Design pokey_advanced, start of the top module:
module pokey_advanced (
    input clk,               
    input enable_179mhz,     
    input reset_n,           
    input [3:0] addr,        
    input [7:0] din,         
    input we,                
    output reg audio_pwm     
);
clock: 3.09 ns
lec_check: 0
cap_margin: 15
core_margin: 10
core_utilization: 40
cts_cluster_size: 61
gpl_routability_driven: 1
hold_slack_margin: 0.11
max_routing_layer: met4
min_routing_layer: met2
place_density_lb_addon: 0.13
setup_slack_margin: 0.72
slew_margin: 10
tns_end_percent: 5
run.sh (not shown) runs the stock make flow with config.mk's settings and CLKGATE_MAP_FILE=.
The first run finished but failed the layout checks on setup timing.
Change:
==> flow/config.mk (replaced) <==
export PLATFORM = sky130hd
export DESIGN_NAME = pokey_advanced
export DESIGN_NICKNAME = pokey_advanced
export VERILOG_FILES = /design/flow/design.v
export SDC_FILE = /design/flow/constraint.sdc
export NUM_CORES = 4
export LEC_CHECK = 0
export CAP_MARGIN = 20
export CORE_MARGIN = 2
export CORE_UTILIZATION = 14
export SLEW_MARGIN = 20
==> flow/constraint.sdc (replaced) <==
create_clock -name core_clock -period 8.42 [get_ports {clk}]
set_input_delay 1.6840 -clock core_clock [delete_from_list [all_inputs] [get_ports {clk}]]
set_output_delay 1.6840 -clock core_clock [all_outputs]
set_load 0.01 [all_outputs]
Now the flow completed with no timing, DRC or antenna violations.
Final area increases by 2.0%.
Synthesized area is unchanged.
Sequential power decreases by 63%.
Combinational power decreases by 66%.
Worst setup slack gains 4.5 ns.
Critical path depth is unchanged.
Fmax decreases by 16%.
Change:
--- a/flow/config.mk
+++ b/flow/config.mk
@@ -8,4 +8,4 @@
 export CAP_MARGIN = 20
 export CORE_MARGIN = 2
-export CORE_UTILIZATION = 14
+export CORE_UTILIZATION = 58
 export SLEW_MARGIN = 20
==> flow/constraint.sdc (replaced) <==
create_clock -name core_clock -period 4.12 [get_ports {clk}]
set_input_delay 0.8240 -clock core_clock [delete_from_list [all_inputs] [get_ports {clk}]]
set_output_delay 0.8240 -clock core_clock [all_outputs]
set_load 0.01 [all_outputs]
Result: Now the flow finished but fails on setup timing; total power came out higher by 110%; clock-buffer cell count came out higher by 4; cell area came out lower by 4.0%; non-clock buffer count came out higher by 28.
Change:
--- a/flow/config.mk
+++ b/flow/config.mk
@@ -8,4 +8,4 @@
 export CAP_MARGIN = 20
 export CORE_MARGIN = 2
-export CORE_UTILIZATION = 58
+export CORE_UTILIZATION = 40
 export SLEW_MARGIN = 20
==> flow/constraint.sdc (replaced) <==
create_clock -name core_clock -period 5.2 [get_ports {clk}]
set_input_delay 1.0400 -clock core_clock [delete_from_list [all_inputs] [get_ports {clk}]]
set_output_delay 1.0400 -clock core_clock [all_outputs]
set_load 0.01 [all_outputs]
=> The new run produced a clean layout. Setup slack gets better by 0.55 ns. Sequential share of layout area rose by 0.64 points. Clock-buffer cell count fell by 4. Die area rose by 43%. Via count fell by 4.6%. Global-route usage fell by 8.7 points. Cell area fell by 1.8%. Sequential cell count is unchanged. Core utilization fell by 22 points.

========
run A:
pokey_advanced again, from the RTL that the note above started with.
// pokey_advanced
module pokey_advanced (
    input clk,               
    input enable_179mhz,     
    input reset_n,           
    input [3:0] addr,        
    input [7:0] din,         
    input we,                
    output reg audio_pwm     
);
Settings: LEC_CHECK=0, ABC_AREA=0, CAP_MARGIN=35, CORE_ASPECT_RATIO=1.27, CORE_MARGIN=7, CORE_UTILIZATION=27, CTS_CLUSTER_DIAMETER=396, CTS_CLUSTER_SIZE=94, MAX_ROUTING_LAYER=met5, MIN_ROUTING_LAYER=met1, PLACE_DENSITY_LB_ADDON=0.15, SETUP_SLACK_MARGIN=-0.05, SLEW_MARGIN=20; clock period 3.89 ns.
[run A] flow finished | final checks: failed | reasons: setup timing
Modified inputs, run B compared to run A
==> flow/config.mk <==
export PLATFORM = sky130hd
export DESIGN_NAME = pokey_advanced
export DESIGN_NICKNAME = pokey_advanced
export VERILOG_FILES = /design/flow/design.v
export SDC_FILE = /design/flow/constraint.sdc
export NUM_CORES = 4
export LEC_CHECK = 0
export CAP_MARGIN = 20
export CORE_MARGIN = 2
export CORE_UTILIZATION = 40
export SLEW_MARGIN = 20
==> flow/constraint.sdc <==
create_clock -name core_clock -period 6.0 [get_ports {clk}]
set_input_delay 1.2000 -clock core_clock [delete_from_list [all_inputs] [get_ports {clk}]]
set_output_delay 1.2000 -clock core_clock [all_outputs]
set_load 0.01 [all_outputs]
## What came out
- Routed wire length per instance, run B vs run A: down slightly
- Looking at count of TritonRoute iterations in the first routing pass across run A and run B, the one that comes out higher is run B.
- The maximum clock frequency in run A is 1.18 times that in run B.
- Run B reached the final stage; the timing, DRC and antenna checks on its layout passed.
- Relative to run A, core utilization has gone up in run B.
- Total power sits lower in run B than in run A.
- From run A to run B the numbers moved as follows: via count has decreased; core box area lost about 33%; number of nets in the layout fell by 2.8%.
- Diff run A..run B | total CTS buffers | negligible
- Against run A, run B comes in about 12% lower on final wirelength.
- Period utilization: run B < run A
For run C, these inputs were changed with respect to run B:
diff --git a/flow/config.mk b/flow/config.mk
--- a/flow/config.mk
+++ b/flow/config.mk
@@ -9,3 +9,3 @@
 export CORE_MARGIN = 2
-export CORE_UTILIZATION = 40
+export CORE_UTILIZATION = 66
 export SLEW_MARGIN = 20
==> flow/constraint.sdc <==
create_clock -name core_clock -period 3.95 [get_ports {clk}]
set_input_delay 0.7900 -clock core_clock [delete_from_list [all_inputs] [get_ports {clk}]]
set_output_delay 0.7900 -clock core_clock [all_outputs]
set_load 0.01 [all_outputs]
[summary]
Although run C finished all stages, its layout failed final checks on setup timing. Against run B, run C comes in 55% lower on number of fillers in the final layout. On via count of the first global-routing pass, the higher figure sits with run C, not run B. Compared to run B, run C has number of detailed-routing iterations run before antenna repair 1 higher. Taking run B as the reference point, the detailed-routing wirelength on met1 of run C falls by 7.2%. Compare run B and run C | setup TNS lower: run C. Post-route worst hold slack in run C is 0.0065 ns higher than in run B. Comparing setup slack of the most critical reg-to-reg path for run B and run C, the smaller number came from run C. After detailed routing, run B needs less wire than run C. Run C consumes more power than run B does. Fraction of area in registers for run C: 0.62 points down relative to run B. The signal arrival time at the worst endpoint of run C falls short of that of run B by 0.71 ns.
## Diff of input files: run D against run C
diff --git a/flow/config.mk b/flow/config.mk
--- a/flow/config.mk
+++ b/flow/config.mk
@@ -7,5 +7,6 @@
 export LEC_CHECK = 0
+export ABC_AREA = 1
 export CAP_MARGIN = 20
 export CORE_MARGIN = 2
-export CORE_UTILIZATION = 66
+export CORE_UTILIZATION = 50
 export SLEW_MARGIN = 20
==> flow/constraint.sdc <==
create_clock -name core_clock -period 4.01 [get_ports {clk}]
set_input_delay 0.8020 -clock core_clock [delete_from_list [all_inputs] [get_ports {clk}]]
set_output_delay 0.8020 -clock core_clock [all_outputs]
set_load 0.01 [all_outputs]
Notes after the runs:
Run C had finished all stages when the layout checks came back failing, citing setup timing. Run D went all the way through synthesis, placement and routing and the layout is clean on timing, DRC and antenna. What run D reported for number of core rows has to be multiplied by 0.837 to get the figure for run C. Delta (run D minus run C): peak fanout along the critical path +1, global-route wire length before repair shows an increase of 2.8 mm, post-synthesis instance area now sits higher. Going from run C to run D, the final cell count without fillers was found to have gone up by 36%. Diff run C -> run D | slack of the worst reg-to-reg path | increase of 0.71 ns. From run D to run C, hold violation count in the final report did not move at all. Compared run D vs run C, and worst setup slack is up in run D. Clock period minus final worst setup slack was higher in the run labelled run C.
What run E does differently from run D at the input level:
diff --git a/flow/config.mk b/flow/config.mk
--- a/flow/config.mk
+++ b/flow/config.mk
@@ -10,3 +10,4 @@
 export CORE_MARGIN = 2
-export CORE_UTILIZATION = 50
+export CORE_UTILIZATION = 72
+export PLACE_DENSITY_LB_ADDON = 0.19
 export SLEW_MARGIN = 20
==> flow/constraint.sdc <==
create_clock -name core_clock -period 3.62 [get_ports {clk}]
set_input_delay 0.7240 -clock core_clock [delete_from_list [all_inputs] [get_ports {clk}]]
set_output_delay 0.7240 -clock core_clock [all_outputs]
set_load 0.01 [all_outputs]
### Flow results
- Status run E: flow complete, layout not clean - setup timing
- Run E ends up with a routed wire length that is about 16% higher than in run D.
- Higher met2 track demand over resource in global routing was reported by run E, not run D.
- [compare] base=run D new=run E: transition time at the pin with the least slew margin higher, total power higher, floorplan die width lower.
[inputs] run F vs run E
diff --git a/flow/config.mk b/flow/config.mk
--- a/flow/config.mk
+++ b/flow/config.mk
@@ -11,3 +11,6 @@
 export CORE_UTILIZATION = 72
+export CTS_CLUSTER_DIAMETER = 364
+export CTS_CLUSTER_SIZE = 14
 export PLACE_DENSITY_LB_ADDON = 0.19
+export SETUP_SLACK_MARGIN = -0.07
 export SLEW_MARGIN = 20
==> flow/constraint.sdc <==
create_clock -name core_clock -period 2.89 [get_ports {clk}]
set_input_delay 0.5780 -clock core_clock [delete_from_list [all_inputs] [get_ports {clk}]]
set_output_delay 0.5780 -clock core_clock [all_outputs]
set_load 0.01 [all_outputs]
Findings:
Run F: all stages done; final checks FAILED (setup timing).
Comparing run F against run E, there is no change at all in row count.
In the metrics for run E and run F, the one carrying the lower critical path depth is run E.
Against run E, run F reports a fraction of area in registers that is lower.
Run F against run E: post-route clock period utilization went up 22 points, number of vias in the routed layout held, shortest period the worst path allows went down 0.16 ns.
Run E → run F: wire length shrank by 1.3%, number of filler cells placed in the layout went down 22, final design instance area without fill moved up.
Worst hold slack essentially unchanged between run F and run E.
Compared with run E, run F shows maximum clock frequency that has gone up by a few percent.

========
The RTL this note starts from:
==> flow/design.v <==
module pokey_advanced (
    input clk,               
    input enable_179mhz,     
    input reset_n,           
    input [3:0] addr,        
    input [7:0] din,         
    input we,                
    output reg audio_pwm     
);
    reg [7:0] audf [0:3];  
    reg [7:0] audc [0:3];  
    reg [7:0] audctl;      
    reg [3:0]  poly4;
    reg [4:0]  poly5;
    reg [16:0] poly17; 
    reg [15:0] counter [0:3]; 
    reg [3:0]  chan_out;    
    reg [4:0] count_64k;    
    reg [6:0] count_15k;    
    reg tick_64khz;
    reg tick_15khz;
    always @(posedge clk) begin
        tick_64khz <= 0;
        tick_15khz <= 0;
        if (!reset_n) begin
            count_64k <= 0;
            count_15k <= 0;
        end else if (enable_179mhz) begin
            if (count_64k == 27) begin  
                count_64k <= 0;
                tick_64khz <= 1;
            end else begin
                count_64k <= count_64k + 1;
            end
            if (count_15k == 113) begin  
                count_15k <= 0;
                tick_15khz <= 1;
            end else begin
                count_15k <= count_15k + 1;
            end
        end
    end
    always @(posedge clk) begin
        if (!reset_n) begin
            audctl <= 0;
            audc[0]<=0; audc[1]<=0; audc[2]<=0; audc[3]<=0;
            audf[0]<=0; audf[1]<=0; audf[2]<=0; audf[3]<=0;
        end else if (we) begin
            case (addr)
                0: audf[0] <= din;
                1: audc[0] <= din;
                2: audf[1] <= din;
                3: audc[1] <= din;
                4: audf[2] <= din;
                5: audc[2] <= din;
                6: audf[3] <= din;
                7: audc[3] <= din;
                8: audctl <= din;
            endcase
        end
    end
    wire p4_next = !(poly4[3] ^ poly4[2]);
    wire p5_next = !(poly5[4] ^ poly5[2]);
    wire p17_next = !(poly17[16] ^ poly17[4]);
    always @(posedge clk) begin
        if (!reset_n) begin
            poly4 <= 4'b1011;
            poly5 <= 5'b10101;
            poly17 <= 17'b10101010101010101;
        end else if (enable_179mhz) begin
            poly4 <= {poly4[2:0], p4_next};
            poly5 <= {poly5[3:0], p5_next};
            poly17 <= {poly17[15:0], p17_next};
        end
    end
    wire link_12 = audctl[4];
    wire link_34 = audctl[3];
    wire use_15khz = audctl[0];  
    integer i;
    reg channel_tick;  
    always @(posedge clk) begin
        if (!reset_n) begin
            counter[0] <= 0; counter[1] <= 0; counter[2] <= 0; counter[3] <= 0;
            chan_out <= 0;
        end else
        for (i=0; i<4; i=i+1) begin
            channel_tick = (use_15khz) ? tick_15khz : tick_64khz;
            if (i == 0 && audctl[6]) channel_tick = enable_179mhz;
            if (i == 2 && audctl[5]) channel_tick = enable_179mhz;
            if (channel_tick) begin
                if (!((i==1 && link_12) || (i==3 && link_34))) begin
                    if (counter[i] == 0) begin
                        if (i==0 && link_12) 
                            counter[i] <= {audf[1], audf[0]}; 
                        else if (i==2 && link_34) 
                            counter[i] <= {audf[3], audf[2]}; 
                        else 
                            counter[i] <= audf[i];
                        case (audc[i][7:5])
                            3'b000: chan_out[i] <= poly17[16] && poly5[4];  
                            3'b001: chan_out[i] <= poly5[4];                
                            3'b010: chan_out[i] <= poly17[16] && poly5[4]; 
                            3'b011: chan_out[i] <= poly5[4];               
                            3'b100: chan_out[i] <= poly17[16];              
                            3'b101: chan_out[i] <= ~chan_out[i];            
                            3'b110: chan_out[i] <= poly17[16];             
                            3'b111: chan_out[i] <= ~chan_out[i];            
                        endcase
                    end else begin
                        counter[i] <= counter[i] - 1;
                    end
                end
            end
        end
    end
    reg [5:0] mixed_audio; 
    integer k;
    always @(*) begin
        mixed_audio = 0;
        for (k=0; k<4; k=k+1) begin
            if (chan_out[k]) begin
                mixed_audio = mixed_audio + audc[k][3:0];
            end
        end
    end
    reg [5:0] pwm_counter;
    always @(posedge clk) begin
        if (!reset_n) begin
            pwm_counter <= 0;
            audio_pwm <= 0;
        end else begin
            pwm_counter <= pwm_counter + 1;
            audio_pwm <= (pwm_counter < mixed_audio);
        end
    end
endmodule
make LEC_CHECK=0 ABC_AREA=1 CAP_MARGIN=0 CORE_ASPECT_RATIO=1.27 CORE_MARGIN=2 CORE_UTILIZATION=72 CTS_CLUSTER_DIAMETER=129 CTS_CLUSTER_SIZE=81 MAX_ROUTING_LAYER=met5 MIN_ROUTING_LAYER=met1 PLACE_DENSITY_LB_ADDON=0.15 SETUP_SLACK_MARGIN=0.82 SLEW_MARGIN=20 TNS_END_PERCENT=45 finish   # period 2.89 ns
The first run ran to the end with violations: negative setup slack.
==> next run, changes <==
CAP_MARGIN = 20   (was 0)
CORE_ASPECT_RATIO = not set   (was 1.27)
CTS_CLUSTER_DIAMETER = 386   (was 129)
CTS_CLUSTER_SIZE = 14   (was 81)
MAX_ROUTING_LAYER = not set   (was met5)
MIN_ROUTING_LAYER = not set   (was met1)
PLACE_DENSITY_LB_ADDON = 0.19   (was 0.15)
SETUP_SLACK_MARGIN = not set   (was 0.82)
TNS_END_PERCENT = not set   (was 45)
After rerunning: The new run completed and failed the layout checks on negative setup slack. Wire length rose by 4.7%. Design area rose by 0.52%. Worst hold slack barely changes. Worst setup slack is worse by 0.23 ns. Combinational power rose by about 0.8%. Maximum frequency fell by 6.3%. Clock power rose by 14%. Core utilization rose by 1.9 points. Via count rose by 2.3%. Global-route usage rose by 1.4 points. Clock skew barely changes.

========
// pokey_advanced: RTL as listed in full above, without the edits since
clock: 6.0 ns
lec_check: 0
cap_margin: 20
core_aspect_ratio: 1.97
core_margin: 2
core_utilization: 40
cts_cluster_diameter: 395
cts_cluster_size: 99
slew_margin: 20
Then changed:
- CORE_ASPECT_RATIO: 1.97 -> default
- CORE_UTILIZATION: 40 -> 68
- CTS_CLUSTER_DIAMETER: 395 -> 345
- CTS_CLUSTER_SIZE: 99 -> 100
What happened: Fmax decreases slightly. Area after synthesis stays the same. Cell count decreases by a little under a tenth. Non-clock buffer count came out lower by 1.
Then changed:
- CORE_UTILIZATION: 68 -> 40
- CTS_CLUSTER_DIAMETER: 345 -> default
- CTS_CLUSTER_SIZE: 100 -> default
- PLACE_DENSITY_LB_ADDON: default -> 0.17
- SLEW_MARGIN: 20 -> 0
Total power came out higher by about 4%; wire length is lower by 3.3%; synthesized area is unchanged; critical path depth stays the same; final area climbs by 2.2%; setup slack gains 110 ps; via count fell by 5.9%; fmax climbs by 2.1%.
Then changed:
- CORE_ASPECT_RATIO: default -> 0.5
- CORE_UTILIZATION: 40 -> 68
- PLACE_DENSITY_LB_ADDON: 0.17 -> default
- SLEW_MARGIN: 0 -> 20
- TNS_END_PERCENT: default -> 20
What happened: The new run produced a clean layout. Synthesized area stays the same. Clock skew drops by 6.0 ps. Final cell count went down by 8.9%. Setup slack gets worse by 110 ps. Core utilization went up by 32 points. Count of clock-buffer cells in the layout fell by 1.
No activity file was given, so power comes from the tool's default toggle rates.
